## processing_fsm
module processing_fsm(clock, reset, start_signal, size, done, 
                            buf_0_write_en, buf_1_write_en, error_buf_write_en,
                            buf_0_w_data, buf_1_w_data, error_mem_w_data,
                            buf_0_r_data, buf_1_r_data, error_mem_r_data,
                            buf_0_addr, buf_1_addr, error_mem_addr, buf_sel);
Settings: LEC_CHECK=0, ABC_AREA=1, CAP_MARGIN=0, CORE_ASPECT_RATIO=0.92, CORE_MARGIN=2, CORE_UTILIZATION=72, CTS_CLUSTER_DIAMETER=42, GPL_TIMING_DRIVEN=1, MAX_ROUTING_LAYER=met5, MIN_ROUTING_LAYER=met1, PLACE_DENSITY=0.82, SETUP_SLACK_MARGIN=0.09, SLEW_MARGIN=25, TNS_END_PERCENT=5; clock period 4.34 ns.
run.sh (not shown) runs the stock make flow with config.mk's settings and CLKGATE_MAP_FILE=.
The starting point finished but failed the layout checks on negative setup slack.
Rerun with:
- CAP_MARGIN: 0 -> 20
- CORE_ASPECT_RATIO: 0.92 -> not set
- CTS_CLUSTER_DIAMETER: 42 -> not set
- GPL_TIMING_DRIVEN: 1 -> not set
- MAX_ROUTING_LAYER: met5 -> not set
- MIN_ROUTING_LAYER: met1 -> not set
- PLACE_DENSITY: 0.82 -> 0.36
- SETUP_SLACK_MARGIN: 0.09 -> not set
- SLEW_MARGIN: 25 -> 20
- TNS_END_PERCENT: 5 -> 10
- clock period: 4.34 -> 3.08 ns (I/O delays scaled with it)
Outcome:
- The changed run completed, yet does not pass: negative hold slack, negative setup slack
- design area increases by 5.5%
- sequential cell count does not change
- wire length increases by about 5.3%
- setup slack got worse by 0.88 ns
- global-route usage climbs by 1.3 points
- sequential share of layout area fell by 1.1 points
- die area is about the same
- critical path depth climbs by 4
- first-iteration DRC count came out lower by 2.6%
- via count climbs by about 3.7%
Rerun with:
- ABC_AREA: 1 -> not set
- PLACE_DENSITY: 0.36 -> 0.79
- TNS_END_PERCENT: 10 -> not set
- clock period: 3.08 -> 4.33 ns (I/O delays scaled with it)
After rerunning:
- The changed run finished with negative setup slack left
- worst setup slack improved by 0.92 ns
- non-clock buffer count is lower by 154
- routed wire length is lower by about 26%
- sequential cell count is unchanged
- synthesized cell count is lower by about 20%
- die area is lower by 1.6%
- final cell count is lower by about 22%
- via count is lower by 23%
- critical path depth is lower by 7
Rerun with:
- CORE_UTILIZATION: 72 -> 19
- CTS_CLUSTER_SIZE: not set -> 55
- PLACE_DENSITY: 0.79 -> not set
- clock period: 4.33 -> 7.0 ns (I/O delays scaled with it)
After rerunning: The new run finished with timing, DRC and antenna clean; die size went up to 3.7 times its value; sequential cell count stays the same; global-route usage went down by 29 points.

========
build 93:
Starting RTL as in the previous note.
Design processing_fsm, start of the top module:
module processing_fsm(clock, reset, start_signal, size, done, 
                            buf_0_write_en, buf_1_write_en, error_buf_write_en,
                            buf_0_w_data, buf_1_w_data, error_mem_w_data,
                            buf_0_r_data, buf_1_r_data, error_mem_r_data,
                            buf_0_addr, buf_1_addr, error_mem_addr, buf_sel);
clock: 4.78 ns
lec_check: 0
cap_margin: 20
core_margin: 2
core_utilization: 72
cts_cluster_size: 15
place_density_lb_addon: 0.02
setup_slack_margin: 0.68
slew_margin: 20
Build 93: full flow OK, the timing, design-rule and antenna checks passed
## Diff of input files: build 49 against build 93
- clearing CTS_CLUSTER_SIZE, which used to be 15
- swapping 72 for 33 in CORE_UTILIZATION
- clearing SETUP_SLACK_MARGIN, which used to be 0.68
- clearing PLACE_DENSITY_LB_ADDON, which used to be 0.02
- swapping 4.78 for 5.51 in the clock period (ns, I/O delays scaled along)
--- outcome ---
Going from build 93 to build 49, horizontal die dimension grew by more than a quarter.
Clock buffer instance count of the final layout went up by more than 10% going from build 93 to build 49.
Fraction of the core area occupied by cells at floorplan (higher): build 93
Edits applied to the flow inputs when going from build 49 to build 58:
- CORE_UTILIZATION changed from 33 to 68
- the clock period (ns, I/O delays scaled along) changed from 5.51 to 5.52
Findings:
Build 58 vs build 49, type of the tightest min-delay check: input port to async pin vs flop to flop
The higher post-route minimum period of build 58 and build 49 is in build 58.
Diff build 49 -> build 58 | floorplan row count | down by more than a quarter
Final wirelength: build 58 < build 49
Number of global-route vias before repair grows slightly when moving from build 49 to build 58.
Between build 58 and build 49, the met2 track utilization from global routing is lower for build 49.
Of build 58 and build 49, the run reporting the lower global-route track usage on met3 was build 49.
Taking build 49 as the reference, in build 58 cell count moved down; final weighted congestion of routability-driven global placement moved up.
diff inputs: build 58 => build 20
- a change of CORE_UTILIZATION from 68 to 65
- a change of the clock period (ns, I/O delays scaled along) from 5.52 to 4.4
[summary]
- From build 58 to build 20 the numbers moved as follows: final period demand of the worst path went down by 520 ps, headroom to the max-slew limit went down by 0.17 points, met2 usage in global routing went down by 1.9 points.
- Build 20: flow complete, layout not clean; failing: negative setup slack
For build 79, these inputs were changed with respect to build 20:
- swapping 65 for 71 in CORE_UTILIZATION
- putting CTS_CLUSTER_SIZE at 15 where nothing was set
- putting SETUP_SLACK_MARGIN at 0.68 where nothing was set
- swapping 4.4 for 4.91 in the clock period (ns, I/O delays scaled along)
==> comparison <==
- Build 20 and build 79: one clean run, build 79; the rest did not finish clean.
- On final cell count, the lower figure sits with build 79, not build 20.
- Diff build 20 -> build 79: global routing met2 resource utilization shows an increase of 5.3 points; final critical path time including I/O delays and setup shows a reduction of 76 ps.
#### Input delta (build 73 over build 79)
- a deleted SETUP_SLACK_MARGIN that had been 0.68
- a deleted CTS_CLUSTER_SIZE that had been 15
- a change of CORE_UTILIZATION from 71 to 40
- a change of the clock period (ns, I/O delays scaled along) from 4.91 to 7.0
--- outcome ---
- Synthesis-to-finish area growth: build 73 and build 79 compared, higher one is build 79
- For build 73, the timing startpoint of the critical path was w_pixel[3], unlike build 79, where it was w_pixel[0].
- Higher met1 routing resource usage after global routing among build 73 and build 79: build 79
- Critical-path cell with the highest stage delay = sky130_fd_sc_hd__dfrtp_1: build 73; critical-path cell with the highest stage delay = sky130_fd_sc_hd__fa_1: build 79
- Build 79 → build 73: actual slew at the worst max-slew pin picked up an extra 77 ps.

========
== build 38 ==
Starting RTL as in the previous note.
clock: 3.08 ns
lec_check: 0
abc_area: 0
cap_margin: 20
core_aspect_ratio: 1.98
core_margin: 2
core_utilization: 72
cts_cluster_diameter: 367
cts_cluster_size: 96
place_density: 0.36
slew_margin: 20
tns_end_percent: 10
What ended build 38 was a tool error in 5_1_grt; the run never finished.
> inputs changed (build 38 -> build 47)
- changing CTS_CLUSTER_SIZE from 96 to 73
- removing CTS_CLUSTER_DIAMETER (formerly 367)
- setting SETUP_SLACK_MARGIN to 1.21 for the first time
- removing PLACE_DENSITY (formerly 0.36)
- removing TNS_END_PERCENT (formerly 10)
- removing ABC_AREA (formerly 0)
- removing CORE_ASPECT_RATIO (formerly 1.98)
- setting PLACE_DENSITY_LB_ADDON to 0.12 for the first time
- changing the clock period (ns, I/O delays scaled along) from 3.08 to 4.24
Results
No crash in build 47: every stage finished, but the layout fails its final checks due to negative setup slack.
Taking build 38 as the reference, in build 47 share of the synthesized netlist area taken by xor and xnor gates roughly the same, setup fix buffers added after clock tree synthesis higher.
Build 38 -> build 47: floorplan row count decreased by more than a quarter
On vertical extent of the die, the lower figure sits with build 47, not build 38.
Horizontal die dimension came out higher on build 47 than on build 38.
The area of the die was comparable across build 38 and build 47.
Where pre-CTS setup slack is concerned, build 38 is outperformed by build 47.
Edits applied to the flow inputs when going from build 47 to build 64:
- clearing CTS_CLUSTER_SIZE, which used to be 73
- clearing SETUP_SLACK_MARGIN, which used to be 1.21
- swapping 72 for 40 in CORE_UTILIZATION
- clearing PLACE_DENSITY_LB_ADDON, which used to be 0.12
- swapping 4.24 for 5.51 in the clock period (ns, I/O delays scaled along)
==> results <==
- Compared with build 47, build 64 shows a lower final design utilization.
- Build 64 has completed all stages; timing, DRC and antenna checks passed.
- Build 64 vs. build 47: die height went up by 33%.
- [compare] base=build 47 new=build 64: routability-driven placement congestion ratio decreased by 0.058 relative to the old numbers, time the worst path needs with I/O delays and setup increased by 420 ps relative to the old numbers.
> inputs changed (build 64 -> build 65)
- an added SETUP_SLACK_MARGIN of -0.42
- a change of CORE_UTILIZATION from 40 to 72
- an added PLACE_DENSITY of 0.79
- a change of the clock period (ns, I/O delays scaled along) from 5.51 to 4.24
Run comparison: build 65 destination of the critical timing path sum[1]$_DFFE_PN0P_; build 64 destination of the critical timing path sum[3]$_DFFE_PN0P_. Build 65 -> build 64: number of multi-input combinational cells delta 0, exact match. The routability-driven placement congestion ratio reported for build 65 is greater than that of build 64 by about 7%. The placeable core area number comes out lower for build 65 vs build 64. Looking at launch point of the worst path, the ne_pixel[2]$_DFFE_PN0P_ result is from build 64; the n_pixel[3]$_DFFE_PN0P_ one comes from build 65. What the final checks of build 65 revealed, after a flow that finished every stage, was a layout that fails on negative setup slack. Sort build 65 and build 64 by final period demand of the worst path desc -> top: build 64.
[inputs] build 63 vs build 65
- PLACE_DENSITY: 0.79 -> unset
- SETUP_SLACK_MARGIN: -0.42 -> unset
- TNS_END_PERCENT: unset -> 10
- the clock period (ns, I/O delays scaled along): 4.24 -> 4.07
### Flow results
Looking at routed wire length on met2, build 63 sits above build 65.
Build 63 vs build 65: non-clock buffer count up
Across both runs, number of filler cells placed in the layout was lower for build 63 than for build 65.
In build 63 the implementation ran to completion but is not tape-out ready, as the final checks report negative setup slack.
## Diff of input files: build 90 against build 63
- removing TNS_END_PERCENT (formerly 10)
- setting PLACE_DENSITY to 0.42 for the first time
- setting ABC_AREA to 1 for the first time
- changing the clock period (ns, I/O delays scaled along) from 4.07 to 4.59
==> comparison <==
Build 90 had finished all stages when the layout checks came back failing, citing negative setup slack. Worst path arrival time, build 63 and build 90, higher one = build 63. In the reports for build 63 and build 90, the larger fraction of the cycle the final worst path needs belongs to build 63. Comparing build 63 and build 90, the lower inverter count was measured on build 63. Summary of build 90 over build 63: routing usage on met2 now larger, chip width now larger, setup slack now larger.
